==> run C: inputs <==
## cardinal_router
module cardinal_router 
#(
    parameter PACKET_SIZE = 64
)
(
    input clk, reset,                     
    output polarity,
    input cwsi,                          
    output cwri,                         
    input [PACKET_SIZE - 1:0] cwdi,      
    input ccwsi,                         
    output ccwri,                        
    input [PACKET_SIZE - 1:0] ccwdi,     
    input pesi,                          
    output peri,                         
    input [PACKET_SIZE - 1:0] pedi,      
    output cwso,                         
    input cwro,                          
    output [PACKET_SIZE - 1:0] cwdo,     
    output ccwso,                        
    input ccwro,                         
    output [PACKET_SIZE - 1:0] ccwdo,    
    output peso,                         
    input pero,                          
    output [PACKET_SIZE - 1:0] pedo      
);
export LEC_CHECK = 0
export ABC_AREA = 1
export CAP_MARGIN = 20
export CELL_PAD_IN_SITES_DETAIL_PLACEMENT = 2
export CELL_PAD_IN_SITES_GLOBAL_PLACEMENT = 2
export CORE_ASPECT_RATIO = 1.39
export CORE_MARGIN = 6
export CORE_UTILIZATION = 40
export HOLD_SLACK_MARGIN = 0.15
export MIN_ROUTING_LAYER = met2
export PLACE_DENSITY_LB_ADDON = 0.25
export SETUP_SLACK_MARGIN = 0.08
export SLEW_MARGIN = 20
export TNS_END_PERCENT = 65
create_clock -name core_clock -period 6.22 [get_ports {clk}]
run.sh (not shown) runs the stock make flow with config.mk's settings and CLKGATE_MAP_FILE=.
==> run R (differences from run C) <==
==> flow/config.mk (replaced) <==
export PLATFORM = sky130hd
export DESIGN_NAME = cardinal_router
export DESIGN_NICKNAME = cardinal_router
export VERILOG_FILES = /design/flow/design.v
export SDC_FILE = /design/flow/constraint.sdc
export NUM_CORES = 4
export LEC_CHECK = 0
export CAP_MARGIN = 20
export CORE_MARGIN = 2
export CORE_UTILIZATION = 70
export CTS_CLUSTER_SIZE = 37
export SETUP_SLACK_MARGIN = 0.63
export SLEW_MARGIN = 20
==> flow/constraint.sdc (replaced) <==
create_clock -name core_clock -period 2.53 [get_ports {clk}]
set_input_delay 0.5060 -clock core_clock [delete_from_list [all_inputs] [get_ports {clk}]]
set_output_delay 0.5060 -clock core_clock [all_outputs]
set_load 0.01 [all_outputs]
==> run Z (differences from run C) <==
==> flow/config.mk (replaced) <==
export PLATFORM = sky130hd
export DESIGN_NAME = cardinal_router
export DESIGN_NICKNAME = cardinal_router
export VERILOG_FILES = /design/flow/design.v
export SDC_FILE = /design/flow/constraint.sdc
export NUM_CORES = 4
export LEC_CHECK = 0
export CAP_MARGIN = 20
export CORE_MARGIN = 2
export CORE_UTILIZATION = 58
export SLEW_MARGIN = 20
==> flow/constraint.sdc (replaced) <==
create_clock -name core_clock -period 2.19 [get_ports {clk}]
set_input_delay 0.4380 -clock core_clock [delete_from_list [all_inputs] [get_ports {clk}]]
set_output_delay 0.4380 -clock core_clock [all_outputs]
set_load 0.01 [all_outputs]
==> run K (differences from run C) <==
==> flow/config.mk (replaced) <==
export PLATFORM = sky130hd
export DESIGN_NAME = cardinal_router
export DESIGN_NICKNAME = cardinal_router
export VERILOG_FILES = /design/flow/design.v
export SDC_FILE = /design/flow/constraint.sdc
export NUM_CORES = 4
export LEC_CHECK = 0
export CAP_MARGIN = 20
export CELL_PAD_IN_SITES_GLOBAL_PLACEMENT = 2
export CORE_MARGIN = 2
export CORE_UTILIZATION = 40
export GPL_TIMING_DRIVEN = 1
export HOLD_SLACK_MARGIN = 0.07
export SLEW_MARGIN = 20
export TNS_END_PERCENT = 25
==> flow/constraint.sdc (replaced) <==
create_clock -name core_clock -period 4.0 [get_ports {clk}]
set_input_delay 0.8000 -clock core_clock [delete_from_list [all_inputs] [get_ports {clk}]]
set_output_delay 0.8000 -clock core_clock [all_outputs]
set_load 0.01 [all_outputs]
==> qor summary <==
                                                                                   run Z                           run R               run K                           run C
Final max-slew violation count                                                         0                               -                   0                               -
Final instance area                                                            45800 um2                               -           40300 um2                               -
Multi-input gate count                                                              2558                               -                2557                               -
FFs & Latches                                                                        779                               -                 779                               -
Clock root buffer                                                              clkbuf_16                               -           clkbuf_16                               -
Clk pwr                                                                          14.0 mW                               -             7.88 mW                               -
Final HPWL DP                                                                   68400 um                        63800 um            70500 um                       113000 um
WL met3                                                                         15600 um                               -             7420 um                               -
Routability congestion estimate from global placement                              0.853                           0.864               0.834                           0.816
Global Route met1 Usage                                                            48.8%                               -               36.1%                               -
Area share of the leading cell type in the synthesized netlist                     47.8%                           47.8%               47.8%                           43.4%
Routed length on met1                                                           47600 um                               -            52000 um                               -
Vertical die dimension                                                            241 um                          220 um              290 um                          366 um
Final clock skew                                                               0.0178 ns                               -           0.0276 ns                               -
Non-clock buffer contribution to total cell area                                   20.9%                               -               11.9%                               -
Fraction of power consumed by the clock network                                    39.2%                               -               42.1%                               -
Crit path DRT                                                                    2.68 ns                               -             3.20 ns                               -
Multi-input logic area                                                         17000 um2                               -           15800 um2                               -
Portion of total power attributed to combinational logic                           17.4%                               -               13.0%                               -
End of the worst register-to-register path                            bufCwo0.memory[36]                               -  bufPeo1.memory[57]                               -
Result of the run                                               finished with violations       aborted with a tool error  no timing/DRC/antenna violations       aborted with a tool error
Last stage reached                                                                     -  clock tree synthesis (4_1_cts)                   -  clock tree synthesis (4_1_cts)
Violated checks                                                     negative setup slack                               -                   -                               -
Netlist cell types                                                                    55                              55                  55                              27

* * *

==> inputs of job 799 <==
cardinal_router again, from the RTL that the note above started with.
clock: 4.0 ns
lec_check: 0
cap_margin: 20
cell_pad_in_sites_detail_placement: 1
cell_pad_in_sites_global_placement: 0
core_margin: 2
core_utilization: 40
cts_cluster_size: 81
gpl_routability_driven: 0
gpl_timing_driven: 0
hold_slack_margin: 0.07
place_density_lb_addon: 0.25
setup_slack_margin: 1.03
slew_margin: 30
tns_end_percent: 50
==> inputs of job 2992, as changes to job 799 <==
Settings changed: CELL_PAD_IN_SITES_DETAIL_PLACEMENT 1 to not set, CELL_PAD_IN_SITES_GLOBAL_PLACEMENT 0 to not set, CTS_CLUSTER_SIZE 81 to not set, GPL_ROUTABILITY_DRIVEN 0 to not set, GPL_TIMING_DRIVEN 0 to not set, HOLD_SLACK_MARGIN 0.07 to not set, PLACE_DENSITY_LB_ADDON 0.25 to not set, SETUP_SLACK_MARGIN 1.03 to not set, SLEW_MARGIN 30 to 20, TNS_END_PERCENT 50 to not set.
==> comparison table <==
Critical Path Source: job 2992 polarityReg; job 799 bufPei1.fullFlag
Number of filler cells placed in the layout: job 2992 7801; job 799 9131
CP Data Required Time: job 2992 3.20 ns; job 799 4.47 ns
Total global routing track utilization: job 2992 25.9%; job 799 34.6%
Clk. pwr: job 2992 0.00796 W; job 799 0.00805 W
Outcome: job 2992 no timing/DRC/antenna violations; job 799 no timing/DRC/antenna violations
Grt met3 use: job 2992 3.68%; job 799 7.12%
Detailed Route Iter0 Violations: job 2992 1961; job 799 2781
Time the final worst path needs with I/O delays and setup: job 2992 3.58 ns; job 799 3.27 ns
Endpoint arrival time on the critical path: job 2992 2.78 ns; job 799 3.74 ns
LEAKAGE: job 2992 13.9 nW; job 799 16.2 nW
End point of the critical path: job 2992 ccwdo[13]; job 799 bufCwo1.memory[62]
Final instance area: job 2992 0.0402 mm2; job 799 0.0427 mm2
Sequential group share of total power: job 2992 44.9%; job 799 43.5%
Wire length on met1: job 2992 49.0 mm; job 799 58.3 mm
Power in combinational cells: job 2992 0.00237 W; job 799 0.00292 W

* * *

==> v18 <==
cardinal_router again, from the RTL that the note above started with.
export LEC_CHECK = 0
export ABC_AREA = 1
export CAP_MARGIN = 0
export CORE_MARGIN = 2
export CORE_UTILIZATION = 70
export CTS_CLUSTER_SIZE = 50
export HOLD_SLACK_MARGIN = 0.29
export SETUP_SLACK_MARGIN = 0.54
export SLEW_MARGIN = 20
create_clock -name core_clock -period 1.82 [get_ports {clk}]
==> v32: changes against v18 <==
ABC_AREA = unset   (was 1)
CAP_MARGIN = 20   (was 0)
CELL_PAD_IN_SITES_DETAIL_PLACEMENT = 1   (was unset)
CORE_UTILIZATION = 62   (was 70)
CTS_CLUSTER_DIAMETER = 244   (was unset)
CTS_CLUSTER_SIZE = unset   (was 50)
GPL_ROUTABILITY_DRIVEN = 1   (was unset)
HOLD_SLACK_MARGIN = unset   (was 0.29)
PLACE_DENSITY = 0.6   (was unset)
SETUP_SLACK_MARGIN = unset   (was 0.54)
==> flow/constraint.sdc (replaced) <==
create_clock -name core_clock -period 4.66 [get_ports {clk}]
set_input_delay 0.9320 -clock core_clock [delete_from_list [all_inputs] [get_ports {clk}]]
set_output_delay 0.9320 -clock core_clock [all_outputs]
set_load 0.01 [all_outputs]
==> v21: changes against v18 <==
ABC_AREA = unset   (was 1)
CAP_MARGIN = 20   (was 0)
CORE_UTILIZATION = 40   (was 70)
CTS_CLUSTER_SIZE = unset   (was 50)
HOLD_SLACK_MARGIN = unset   (was 0.29)
SETUP_SLACK_MARGIN = unset   (was 0.54)
==> flow/constraint.sdc (replaced) <==
create_clock -name core_clock -period 3.59 [get_ports {clk}]
set_input_delay 0.7180 -clock core_clock [delete_from_list [all_inputs] [get_ports {clk}]]
set_output_delay 0.7180 -clock core_clock [all_outputs]
set_load 0.01 [all_outputs]
==> v13: changes against v18 <==
ABC_AREA = unset   (was 1)
SETUP_SLACK_MARGIN = unset   (was 0.54)
==> flow/constraint.sdc (replaced) <==
create_clock -name core_clock -period 2.1 [get_ports {clk}]
set_input_delay 0.4200 -clock core_clock [delete_from_list [all_inputs] [get_ports {clk}]]
set_output_delay 0.4200 -clock core_clock [all_outputs]
set_load 0.01 [all_outputs]
==> results <==
item                                                                                           v32                         v13                         v21                         v18
Status                                                                      stopped before the end      stopped before the end  no timing/DRC/antenna violations      stopped before the end
Stage where the flow stopped                                        clock tree synthesis (4_1_cts)    global routing (5_1_grt)                           -    global routing (5_1_grt)
Cell chosen for the clock root                                                                   -  sky130_fd_sc_hd__clkbuf_16  sky130_fd_sc_hd__clkbuf_16  sky130_fd_sc_hd__clkbuf_16
Synthesized area per cell                                                                 8.93 um2                    8.93 um2                    8.93 um2                    6.30 um2
Longest Clk Path Bufs                                                                            -                           3                           3                           3
Initial core utilization                                                                     62.3%                       70.5%                       40.4%                       70.4%
Pre-CTS setup slack                                                                        1290 ps                     -352 ps                      643 ps                     -438 ps
Num CTS Buffers                                                                                  -                          76                          84                          78
Detailed placer's ending HPWL                                                             89700 um                    68800 um                    65300 um                    78100 um
Post-synthesis share of cell area spent on and-or and or-and gates                           16.5%                       16.5%                       16.5%                       14.7%
Area of placed instances                                                                 36900 um2                   38600 um2                   37600 um2                   43200 um2
Clock Sinks                                                                                      -                         779                         779                         779
Synth Seq Share                                                                              47.8%                       47.8%                       47.8%                       43.4%
Multiplexer share                                                                            16.5%                       16.5%                       16.5%                          0%
Cell total in the yosys stat output                                                           3655                        3655                        3655                        5708
Share of the synthesized area in the top cell type                                           47.8%                       47.8%                       47.8%                       43.4%
Cell Type Count                                                                                 55                          55                          55                          27
Combined area of all synthesized cells                                                   32600 um2                   32600 um2                   32600 um2                   36000 um2
Die Ht                                                                                      233 um                      220 um                      290 um                      231 um
Row count                                                                                       84                          79                         104                          83
Routability Congestion                                                                       0.843                       0.901                       0.786                       0.920
Yosys stat chip area                                                                     32600 um2                   32600 um2                   32600 um2                   36000 um2
Number of H-tree branching levels                                                                -                           3                           3                           3
Gate count of the mapped netlist                                                              3655                        3655                        3655                        5708
CTS Hold Buffers Added                                                                           -                           1                           0                           0

* * *

==> inputs of 01-05 <==
cardinal_router again, from the RTL that the note above started with.
clock: 6.22 ns
lec_check: 0
abc_area: 1
cap_margin: 20
cell_pad_in_sites_global_placement: 2
core_aspect_ratio: 1.39
core_margin: 2
core_utilization: 40
hold_slack_margin: 0.15
min_routing_layer: met2
place_density_lb_addon: 0.25
slew_margin: 20
tns_end_percent: 65
==> 09-09 (differences from 01-05) <==
==> flow/config.mk (replaced) <==
export PLATFORM = sky130hd
export DESIGN_NAME = cardinal_router
export DESIGN_NICKNAME = cardinal_router
export VERILOG_FILES = /design/flow/design.v
export SDC_FILE = /design/flow/constraint.sdc
export NUM_CORES = 4
export LEC_CHECK = 0
export ABC_AREA = 1
export CAP_MARGIN = 0
export CORE_MARGIN = 2
export CORE_UTILIZATION = 70
export CTS_CLUSTER_SIZE = 50
export HOLD_SLACK_MARGIN = 0.29
export SETUP_SLACK_MARGIN = 0.48
export SLEW_MARGIN = 20
==> flow/constraint.sdc (replaced) <==
create_clock -name core_clock -period 1.65 [get_ports {clk}]
set_input_delay 0.3300 -clock core_clock [delete_from_list [all_inputs] [get_ports {clk}]]
set_output_delay 0.3300 -clock core_clock [all_outputs]
set_load 0.01 [all_outputs]
==> CHANGELOG.md <==
## Implementation

- Worst hold endpoint: bufCcwi0.memory[47]$_SDFFE_PP0P_
- Crit path depth: 4
- Max Transition Viols Final: 0
- Vertical die size: 357.5 µm
- Met2 Usage GRT: 0.5065
- Unrepaired setup endpoints after global routing: no
- Reg clk slew, reported paths: 0.07 ns
- Status: finished clean
- Post-CTS Setup Bufs: 0
- Routability-driven placement congestion ratio: 0.7589
- Hold Path Cell Cnt: 2
- Flops: 779
- Clock latency (worst-skew pair): 0.66 ns
# the run above: 01-05

==> CHANGELOG.md <==
### Changed

- Status: aborted with a tool error
- Stage where the run ended: global routing
- Stop err: [ERROR GRT-0232] Routing congestion too high. Check the congestion heatmap in the GUI.
- Vertical die size: 230.7 µm
- Cell resize tally after clock tree synthesis: 789
- Biggest area cells: dfxtp_1 43%, nand2_1 17%, nor2_1 12%
- Post-CTS Setup Bufs: 50
- Met3 usage: 0.8799
- Mapped cell area: 35970 µm²
- Gr usage total: 0.9994
- Met2 Usage GRT: 1.140
# the run above: 09-09


* * *

==> 01-23 <==
cardinal_router again, from the RTL that the note above started with.
## cardinal_router
module cardinal_router 
#(
    parameter PACKET_SIZE = 64
)
(
    input clk, reset,                     
    output polarity,
    input cwsi,                          
    output cwri,                         
    input [PACKET_SIZE - 1:0] cwdi,      
    input ccwsi,                         
    output ccwri,                        
    input [PACKET_SIZE - 1:0] ccwdi,     
    input pesi,                          
    output peri,                         
    input [PACKET_SIZE - 1:0] pedi,      
    output cwso,                         
    input cwro,                          
    output [PACKET_SIZE - 1:0] cwdo,     
    output ccwso,                        
    input ccwro,                         
    output [PACKET_SIZE - 1:0] ccwdo,    
    output peso,                         
    input pero,                          
    output [PACKET_SIZE - 1:0] pedo      
);
    wire fullCwi0, fullCwi1, fullCcwi0, fullCcwi1, fullPei0, fullPei1;
    wire emptyCwi0, emptyCwi1, emptyCcwi0, emptyCcwi1, emptyPei0, emptyPei1;
    reg rdEnableCwi0, rdEnableCwi1, rdEnableCcwi0, rdEnableCcwi1, rdEnablePei0, rdEnablePei1;
    reg wrEnableCwi0, wrEnableCwi1, wrEnableCcwi0, wrEnableCcwi1, wrEnablePei0, wrEnablePei1;
    wire [PACKET_SIZE - 1:0] dataCwi0, dataCwi1, dataCcwi0, dataCcwi1, dataPei0, dataPei1;
    bufferDepth1 bufCwi0
    (
        .clk(clk),
        .reset(reset),
        .full(fullCwi0),
        .empty(emptyCwi0),
        .rdEnable(rdEnableCwi0),
        .wrEnable(wrEnableCwi0),
        .dataIn(cwdi),
        .dataOut(dataCwi0)
    );
    bufferDepth1 bufCwi1
    (
        .clk(clk),
        .reset(reset),
        .full(fullCwi1),
        .empty(emptyCwi1),
        .rdEnable(rdEnableCwi1),
  ...
export LEC_CHECK = 0
export CAP_MARGIN = 20
export CELL_PAD_IN_SITES_DETAIL_PLACEMENT = 0
export CELL_PAD_IN_SITES_GLOBAL_PLACEMENT = 0
export CORE_MARGIN = 2
export CORE_UTILIZATION = 40
export CTS_CLUSTER_SIZE = 81
export GPL_ROUTABILITY_DRIVEN = 0
export GPL_TIMING_DRIVEN = 0
export HOLD_SLACK_MARGIN = 0.07
export PLACE_DENSITY_LB_ADDON = 0.01
export SETUP_SLACK_MARGIN = 1.03
export SLEW_MARGIN = 30
export TNS_END_PERCENT = 25
create_clock -name core_clock -period 4.0 [get_ports {clk}]
==> inputs of 03-11, as changes to 01-23 <==
Settings changed: CELL_PAD_IN_SITES_DETAIL_PLACEMENT 0 to default, CELL_PAD_IN_SITES_GLOBAL_PLACEMENT 0 to default, CORE_UTILIZATION 40 to 43, CTS_CLUSTER_SIZE 81 to default, GPL_ROUTABILITY_DRIVEN 0 to default, GPL_TIMING_DRIVEN 0 to default, HOLD_SLACK_MARGIN 0.07 to default, PLACE_DENSITY_LB_ADDON 0.01 to default, SETUP_SLACK_MARGIN 1.03 to default, SLEW_MARGIN 30 to 20, TNS_END_PERCENT 25 to default.
==> flow/constraint.sdc (replaced) <==
create_clock -name core_clock -period 3.59 [get_ports {clk}]
set_input_delay 0.7180 -clock core_clock [delete_from_list [all_inputs] [get_ports {clk}]]
set_output_delay 0.7180 -clock core_clock [all_outputs]
set_load 0.01 [all_outputs]
==> inputs of 08-04, as changes to 01-23 <==
Settings changed: CAP_MARGIN 20 to 0, CELL_PAD_IN_SITES_DETAIL_PLACEMENT 0 to default, CELL_PAD_IN_SITES_GLOBAL_PLACEMENT 0 to default, CORE_UTILIZATION 40 to 70, CTS_CLUSTER_SIZE 81 to 50, GPL_ROUTABILITY_DRIVEN 0 to default, GPL_TIMING_DRIVEN 0 to default, HOLD_SLACK_MARGIN 0.07 to 0.29, PLACE_DENSITY_LB_ADDON 0.01 to default, SETUP_SLACK_MARGIN 1.03 to default, SLEW_MARGIN 30 to 20, TNS_END_PERCENT 25 to default.
==> flow/constraint.sdc (replaced) <==
create_clock -name core_clock -period 1.82 [get_ports {clk}]
set_input_delay 0.3640 -clock core_clock [delete_from_list [all_inputs] [get_ports {clk}]]
set_output_delay 0.3640 -clock core_clock [all_outputs]
set_load 0.01 [all_outputs]
==> results <==
08-04 never finished: it broke off in global routing on DPL-0038. 01-23 produced a clean layout. 03-11 passed the timing, design-rule and antenna checks.
Synthesized area is the same in 08-04 and 01-23.
In 01-23 the clock skew is lower than in 03-11, by 0.0046 ns.
Against 01-23, the cell area of 03-11 is smaller by 4.1%.
Clock power: 03-11 is higher than 01-23 (8.2%).
In 03-11 the sequential power is higher than in 01-23, by about 11%.
Setup slack: 01-23 is better than 03-11 (0.51 ns).
Against 03-11, the sequential share of layout area of 01-23 is lower by 1.6 points.
Against 03-11, the die size of 08-04 is smaller by about 40%.
Between 03-11 and 01-23, the lower power is in 01-23 (gap about 8%, measured against 01-23).
Of 01-23 and 03-11, 03-11 has the higher utilization (gap 1.2 points).
No activity file was given, so power comes from the tool's default toggle rates.
